==> run a: inputs <==
==> flow/design.v <==
`timescale  1ns/1ps
module mac_manual #(
    parameter DATA_WIDTH = 16
)(
    input clk, ce, rst,
    input [DATA_WIDTH-1:0] a, b, 
    input [DATA_WIDTH-1:0] tmp,
    output reg [DATA_WIDTH-1:0] data_out
); 
    always @(posedge clk) begin
        if(rst) begin
            data_out <= 0;
        end
        else begin
            data_out <= (a * b) + tmp;
        end
    end
endmodule
`timescale 1ns/1ps
module shift_register #(
    parameter DATA_WIDTH = 16,
    parameter size = 3
)(
    input clk, ce, rst,
    input [DATA_WIDTH-1:0] data_in,
    output [DATA_WIDTH-1:0] data_out
);
    reg [DATA_WIDTH-1:0] tmp[size-1:0];
    generate
        genvar l;
        for (l = 0; l < size; l = l + 1) begin
            always @(posedge clk) begin
                if (rst) begin
                    tmp[l] <= 'd0;
                end
                else if (ce) begin
                    if (l == 'd0) begin
                        tmp[l] <= data_in;  
                    end
                    else begin
                        tmp[l] <= tmp[l-1];
                    end
                end
            end
        end
    assign data_out = tmp[size-1];
    endgenerate
endmodule
`timescale 1ns/1ps
module convolver #(
    parameter DATA_WIDTH = 8,
    parameter INPUT_SIZE = 28,
    parameter KERNEL_SIZE = 3,
    parameter STRIDE = 1
) (
    input clk, ce, global_rst, 
    input [DATA_WIDTH-1:0] myInput,
    input [(KERNEL_SIZE*KERNEL_SIZE)*DATA_WIDTH-1:0] weight,
    input [DATA_WIDTH-1:0] bias,
    output [DATA_WIDTH-1:0] conv_op,
    output reg valid_conv, end_conv
);
    wire [DATA_WIDTH-1:0] weight_tmp [KERNEL_SIZE*KERNEL_SIZE-1:0];
    wire [DATA_WIDTH-1:0] tmp [KERNEL_SIZE*KERNEL_SIZE+1:0];
    generate 
        genvar j;
        for (j = 0; j < KERNEL_SIZE*KERNEL_SIZE; j = j + 1) begin
            assign weight_tmp[j][DATA_WIDTH-1:0] = weight[j*DATA_WIDTH +: DATA_WIDTH];
        end
    endgenerate
    assign tmp[0] = {DATA_WIDTH{1'b0}};
    generate 
        genvar i;
        for (i = 0; i < KERNEL_SIZE*KERNEL_SIZE; i = i + 1) begin: MAC
            if ((i + 1) % KERNEL_SIZE == 0) begin
                if (i == KERNEL_SIZE*KERNEL_SIZE-1) begin
                    mac_manual #(.DATA_WIDTH(DATA_WIDTH)) mac (
                        .clk(clk),
                        .ce(ce),
                        .rst(global_rst),
                        .a(myInput),
                        .b(weight_tmp[i]),
                        .tmp(tmp[i]),
                        .data_out(tmp[i+1])
                    );
                assign conv_op = tmp[i+1] + bias;
                end else begin
                    wire [DATA_WIDTH-1:0] tmp2;
                    mac_manual #(.DATA_WIDTH(DATA_WIDTH)) mac (
                        .clk(clk),
                        .ce(ce),
                        .rst(global_rst),
                        .a(myInput),
                        .b(weight_tmp[i]),
                        .tmp(tmp[i]),
                        .data_out(tmp2)
                    );
                    shift_register #(.DATA_WIDTH(DATA_WIDTH), .size(INPUT_SIZE-KERNEL_SIZE)) sr (
                        .clk(clk),
                        .ce(ce),
                        .rst(global_rst),
                        .data_in(tmp2),
                        .data_out(tmp[i+1])
                    );
                end
            end else begin
                mac_manual #(.DATA_WIDTH(DATA_WIDTH)) mac (
                    .clk(clk),
                    .ce(ce),
                    .rst(global_rst),
                    .a(myInput),
                    .b(weight_tmp[i]),
                    .tmp(tmp[i]),
                    .data_out(tmp[i+1])
                );
            end
        end
    endgenerate
    reg [$clog2(INPUT_SIZE):0] row_counter;
    reg [$clog2(INPUT_SIZE):0] col_counter;
    reg [$clog2(INPUT_SIZE*INPUT_SIZE):0] cycle_counter;
    always @(posedge clk) begin
        if (global_rst) begin
            row_counter <= 0;
            col_counter <= 0;
            cycle_counter <= 0;
        end else if (ce) begin
            if (col_counter + STRIDE >= INPUT_SIZE) begin
                col_counter <= 0;
                if (row_counter + STRIDE >= INPUT_SIZE) begin
                    row_counter <= 0;
                end else begin
                    row_counter <= row_counter + STRIDE;
                end
            end else begin
                col_counter <= col_counter + STRIDE;
            end
            cycle_counter <= cycle_counter + 1;
        end
    end
    always @(posedge clk) begin
        if (global_rst) begin
            valid_conv <= 0;
        end else if (ce) begin
            if ((row_counter >= KERNEL_SIZE-1 && row_counter < INPUT_SIZE && 
                 (row_counter - (KERNEL_SIZE-1)) % STRIDE == 0) &&
                (col_counter >= KERNEL_SIZE-1 && col_counter < INPUT_SIZE && 
                 (col_counter - (KERNEL_SIZE-1)) % STRIDE == 0)) begin
                valid_conv <= 1;
            end else begin
                valid_conv <= 0;
            end
        end
    end
    always @(posedge clk) begin
        if (global_rst) begin
            end_conv <= 0;
        end else if (ce && cycle_counter >= INPUT_SIZE*INPUT_SIZE) begin
            end_conv <= 1;
        end else begin
            end_conv <= 0;
        end
    end
endmodule
`timescale 1ns/1ps
module relu_activation #(
    parameter DATA_WIDTH = 16
)(
    input [DATA_WIDTH-1:0] data_in,
    output [DATA_WIDTH-1:0] data_out
);
    assign data_out = (data_in[DATA_WIDTH-1] == 1) ? 0 : data_in;
endmodule
`timescale 1ns / 1ps
module comparator2 #(
    parameter DATA_WIDTH = 16,
    parameter POOL_TYPE = 1
    )(
    input ce,
    input [DATA_WIDTH-1:0] in1,
    input [DATA_WIDTH-1:0] in2,
    output [DATA_WIDTH-1:0] comp_op
    ); 
    reg [DATA_WIDTH-1:0] temp;
    assign comp_op = ce ? temp : 'd0;
    always@(*)
    begin
        if(POOL_TYPE == 0)
        begin
            temp = in1 + in2;        
        end
        else begin
            temp = (in1 > in2) ? in1 : in2;
        end
    end
endmodule
`timescale 1ns / 1ps
module max_reg #(parameter DATA_WIDTH = 16) (
    input clk,
    input ce,
    input [DATA_WIDTH-1:0] data_in,
    input rst_m,
    input master_rst,
    output reg [DATA_WIDTH-1:0] reg_op
    );
    always@(posedge clk) 
    begin
    	if(master_rst)
    		reg_op <= 0;
    	else 
        begin
            if(ce) 
            begin
		   	  if(rst_m) begin
		    	 reg_op <=0;
		      end
		      else begin
		    	 reg_op <= data_in;
			 end
		    end
		end
	end
endmodule
`timescale 1ns / 1ps
module input_mux #(
    parameter DATA_WIDTH = 8
)(
    input [DATA_WIDTH-1:0] in1,
    input [DATA_WIDTH-1:0] in2,
    input [1:0] sel,
    output [DATA_WIDTH-1:0] op
    );
    assign op = (sel == 2'b01) ? in1 : ((sel == 2'b00) ? in2: 0);
endmodule
`timescale 1ns / 1ps
module control_logic2 #(
    parameter INPUT_SIZE = 9'h004,    
    parameter POOL_SIZE = 9'h002     
)(
    input clk,             
    input master_rst,       
    input ce,            
    output reg [1:0] sel, 
    output reg rst_m,     
    output reg op_en,      
    output reg load_sr,    
    output reg global_rst,  
    output reg end_op       
);
    integer row_count;
    integer col_count;
    integer count;
    integer nbgh_row_count;
    always @(posedge clk) begin
        if (master_rst) begin
            sel <= 2'b00;
            load_sr <= 0;
            rst_m <= 0;
            op_en <= 0;
            global_rst <= 1;
            end_op <= 0;
        end else begin
            if (((col_count + 1) % POOL_SIZE != 0) && (row_count == POOL_SIZE - 1) && 
                (col_count == POOL_SIZE * count + (POOL_SIZE - 2)) && ce) begin
                op_en <= 1;
            end else begin
                op_en <= 0;
            end
            if (ce) begin
                if ((nbgh_row_count == INPUT_SIZE / POOL_SIZE) && (count == INPUT_SIZE / POOL_SIZE - 1) &&
                    ((col_count + 1) % POOL_SIZE != 0) && (row_count == POOL_SIZE - 1) &&
                    (col_count == POOL_SIZE * count + (POOL_SIZE - 2))) begin
                    end_op <= 1;
                end
                if (((col_count + 1) % POOL_SIZE != 0) && (col_count == INPUT_SIZE - 2) && 
                    (row_count == POOL_SIZE - 1)) begin
                    global_rst <= 1;
                end else begin
                    global_rst <= 0;
                end
                if ((((col_count + 1) % POOL_SIZE == 0) && (count != INPUT_SIZE / POOL_SIZE - 1) && 
                    (row_count != POOL_SIZE - 1)) || ((col_count == INPUT_SIZE - 1) && 
                    (row_count == POOL_SIZE - 1))) begin
                    rst_m <= 1;
                end else begin
                    rst_m <= 0;
                end
                if (((col_count + 1) % POOL_SIZE != 0) && (col_count == INPUT_SIZE - 2) && 
                    (row_count == POOL_SIZE - 1)) begin
                    sel <= 2'b10;
                end else if ((((col_count) % POOL_SIZE == 0) && (count == INPUT_SIZE / POOL_SIZE - 1) && 
                            (row_count != POOL_SIZE - 1)) || 
                           (((col_count) % POOL_SIZE == 0) && (count != INPUT_SIZE / POOL_SIZE - 1) && 
                            (row_count == POOL_SIZE - 1))) begin
                    sel <= 2'b01;
                end else begin
                    sel <= 2'b00;
                end
                if ((((col_count + 1) % POOL_SIZE == 0) && (count == INPUT_SIZE / POOL_SIZE - 1)) || 
                    (((col_count + 1) % POOL_SIZE == 0) && (count != INPUT_SIZE / POOL_SIZE - 1))) begin
                    load_sr <= 1;
                end else begin
                    load_sr <= 0;
                end
            end
        end
    end
    always @(posedge clk) begin
        if (master_rst) begin
            row_count <= 0;
            col_count <= 32'hffffffff;
            count <= 32'hffffffff;
            nbgh_row_count <= 0;
        end else if (ce) begin
            if (global_rst) begin
                row_count <= 0;
                col_count <= 0;
                count <= 0;
                nbgh_row_count <= nbgh_row_count + 1;
            end else begin
                if (((col_count + 1) % POOL_SIZE == 0) && (count == INPUT_SIZE / POOL_SIZE - 1) && 
                    (row_count != POOL_SIZE - 1)) begin
                    col_count <= 0;
                    row_count <= row_count + 1;
                    count <= 0;
                end else begin
                    col_count <= col_count + 1;
                    if (((col_count + 1) % POOL_SIZE == 0) && (count != INPUT_SIZE / POOL_SIZE - 1)) begin
                        count <= count + 1;
                    end
                end
            end
        end
    end
endmodule
`timescale 1ns / 1ps
module pooler #(
    parameter INPUT_SIZE = 9'h004,               
    parameter POOL_SIZE = 9'h002,                
    parameter DATA_WIDTH = 16,                   
    parameter POOL_TYPE = 1                      
)(
    input clk,                                   
    input ce,                                    
    input master_rst,                            
    input [DATA_WIDTH-1:0] data_in,             
    output [DATA_WIDTH-1:0] data_out,           
    output valid_op,                             
    output end_op                                
);
    wire rst_m;                               
    wire load_sr;                              
    wire global_rst;                            
    wire [1:0] sel;                            
    wire [DATA_WIDTH-1:0] comp_op;              
    wire [DATA_WIDTH-1:0] sr_op;                
    wire [DATA_WIDTH-1:0] max_reg_op;            
    wire [DATA_WIDTH-1:0] div_op;               
    wire [DATA_WIDTH-1:0] mux_out;             
    control_logic2 #(.INPUT_SIZE(INPUT_SIZE), .POOL_SIZE(POOL_SIZE)) control_logic_inst (
        .clk(clk),
        .master_rst(master_rst),
        .ce(ce),
        .sel(sel),
        .rst_m(rst_m),
        .op_en(valid_op),
        .load_sr(load_sr),
        .global_rst(global_rst),
        .end_op(end_op)
    );
    comparator2 #(
        .DATA_WIDTH(DATA_WIDTH),
        .POOL_TYPE(POOL_TYPE)
    ) comparator_inst (
        .ce(ce),
        .in1(data_in),
        .in2(mux_out),
        .comp_op(comp_op)
    );
    max_reg #(
        .DATA_WIDTH(DATA_WIDTH)
    ) max_reg_inst (
        .clk(clk),
        .ce(ce),
        .data_in(comp_op),
        .rst_m(rst_m),
        .master_rst(master_rst),
        .reg_op(max_reg_op)
    );
    shift_register #(
        .DATA_WIDTH(DATA_WIDTH),
        .size(INPUT_SIZE / POOL_SIZE)
    ) shift_register_inst (
        .clk(clk),
        .ce(load_sr),
        .rst(global_rst && master_rst),
        .data_in(comp_op),
        .data_out(sr_op)
    );
    input_mux #(
        .DATA_WIDTH(DATA_WIDTH)
    ) mux_inst (
        .in1(sr_op),           
        .in2(max_reg_op),     
        .sel(sel),             
        .op(mux_out)      
    );
    assign div_op = max_reg_op / (POOL_SIZE * POOL_SIZE);
    assign data_out = POOL_TYPE ? max_reg_op : div_op;
endmodule
`timescale 1ns/1ps
module layer #(
    parameter DATA_WIDTH = 8,                  
    parameter INPUT_SIZE = 28,                  
    parameter KERNEL_SIZE = 3,                
    parameter POOL_SIZE = 2,                    
    parameter STRIDE = 1,                          
    parameter ACTIVATION_TYPE = 1'b1,        
    parameter POOL_TYPE = 1'b1                     
)(
    input clk, global_rst, ce,
    input [DATA_WIDTH-1:0] myInput,
    input [KERNEL_SIZE*KERNEL_SIZE*DATA_WIDTH-1:0] weight,
    input [DATA_WIDTH-1:0] bias,
    output [DATA_WIDTH-1:0] data_out,
    output valid_op, 
    output end_op
);
    wire[DATA_WIDTH-1:0] conv_op;
    wire [DATA_WIDTH-1:0] act_op;
    wire valid_conv, end_conv;
    wire valid_pooling;
    assign valid_pooling = valid_conv && (!end_conv);
    convolver #(
        .DATA_WIDTH(DATA_WIDTH), 
        .INPUT_SIZE(INPUT_SIZE), 
        .KERNEL_SIZE(KERNEL_SIZE), 
        .STRIDE(STRIDE)
    ) conv(
        .clk(clk),
        .ce(ce),
        .global_rst(global_rst),
        .myInput(myInput),
        .weight(weight),
        .bias(bias),
        .conv_op(conv_op),
        .valid_conv(valid_conv),
        .end_conv(end_conv)
    );
    relu_activation #(.DATA_WIDTH(DATA_WIDTH)) relu_act(
        .data_in(conv_op),
        .data_out(act_op)
    );
    pooler #(
        .INPUT_SIZE(INPUT_SIZE-KERNEL_SIZE+1),
        .POOL_SIZE(POOL_SIZE), 
        .DATA_WIDTH(DATA_WIDTH), 
        .POOL_TYPE(POOL_TYPE)
    ) max_pooling(
        .clk(clk),
        .ce(valid_pooling),
        .master_rst(global_rst),
        .data_in(act_op),
        .data_out(data_out),
        .valid_op(valid_op),
        .end_op(end_op)
    );
endmodule
==> flow/run.sh <==
#!/bin/bash
# the make line also repeats each setting of config.mk as NAME=value (left out here)
make -C /OpenROAD-flow-scripts/flow DESIGN_CONFIG=/design/flow/config.mk WORK_HOME=/design/flow/orfs CLKGATE_MAP_FILE= finish
==> flow/config.mk <==
export PLATFORM = sky130hd
export DESIGN_NAME = layer
export DESIGN_NICKNAME = layer
export VERILOG_FILES = /design/flow/design.v
export SDC_FILE = /design/flow/constraint.sdc
export NUM_CORES = 4
export LEC_CHECK = 0
export ABC_AREA = 1
export CAP_MARGIN = 40
export CORE_MARGIN = 2
export CORE_UTILIZATION = 72
export CTS_CLUSTER_DIAMETER = 75
export CTS_CLUSTER_SIZE = 73
export PLACE_DENSITY_LB_ADDON = 0.01
export SETUP_SLACK_MARGIN = 0.01
export SLEW_MARGIN = 20
==> flow/constraint.sdc <==
create_clock -name core_clock -period 1.67 [get_ports {clk}]
set_input_delay 0.3340 -clock core_clock [delete_from_list [all_inputs] [get_ports {clk}]]
set_output_delay 0.3340 -clock core_clock [all_outputs]
set_load 0.01 [all_outputs]
==> inputs of run b, as changes to run a <==
Settings changed: ABC_AREA 1 to 0, CAP_MARGIN 40 to 20, CELL_PAD_IN_SITES_GLOBAL_PLACEMENT from default to 2, CORE_UTILIZATION 72 to 52, CTS_CLUSTER_DIAMETER 75 to default, CTS_CLUSTER_SIZE 73 to 100, MAX_ROUTING_LAYER from default to met4, PLACE_DENSITY_LB_ADDON 0.01 to default, SETUP_SLACK_MARGIN 0.01 to default.
==> flow/constraint.sdc (replaced) <==
create_clock -name core_clock -period 5.0 [get_ports {clk}]
set_input_delay 1.0000 -clock core_clock [delete_from_list [all_inputs] [get_ports {clk}]]
set_output_delay 1.0000 -clock core_clock [all_outputs]
set_load 0.01 [all_outputs]
==> comparison <==
- Run a did not get past 5_1_grt. Run b ran to the end with no violations.
- Of run a and run b, run a has the higher synthesized area (gap 5.1%, measured against run b).
- Between run b and run a, the lower die size is in run a (gap 31%, measured against run a).
- Against run a, the synthesized cell count of run b is lower by about 26%.
==> figures <==
item                                                                         run b                      run a
Post-synthesis cell type with the largest instance count  sky130_fd_sc_hd__dfxtp_1   sky130_fd_sc_hd__nand2_1
Core footprint                                                           72800 um2                  55100 um2
Syn Nets                                                                      4514                       5966
Synthesized-area fraction occupied by xor and xnor cells                    0.0675                     0.0354
Count of instantiated cells in the yosys netlist                              4086                       5538
Height of the chip                                                          275 um                     240 um
Placed Cells incl. Taps                                                       5007                       6549
Routability Congestion                                                       0.877                      0.991
Aoi/oai-family share of the synthesized area                                0.0431                      0.106
Chip area in the Yosys report                                            38200 um2                  40100 um2
Register share after synthesis                                               0.390                      0.371
Number of gates resized after CTS                                                0                        567
HPWL after detailed placement                                              54.8 mm                    72.9 mm
Avg Cell Area, Syn                                                        9.34 um2                   7.25 um2
Run status                                                 complete, no violations  aborted with a tool error
Failing step                                                                     -                    5_1_grt
Simple-gate share of the synthesized area                                    0.169                      0.219
Max-area cell share                                                          0.390                      0.371
Fraction of synthesized area in multiplexers                                 0.132                          0
Number of clock buffers inserted by TritonCTS                                   82                         34
Die outline width                                                           275 um                     240 um
Number of H-tree branching levels                                                3                          2
Number of rows in the core area                                                 99                         86
Starting density of the core                                                 0.524                      0.728
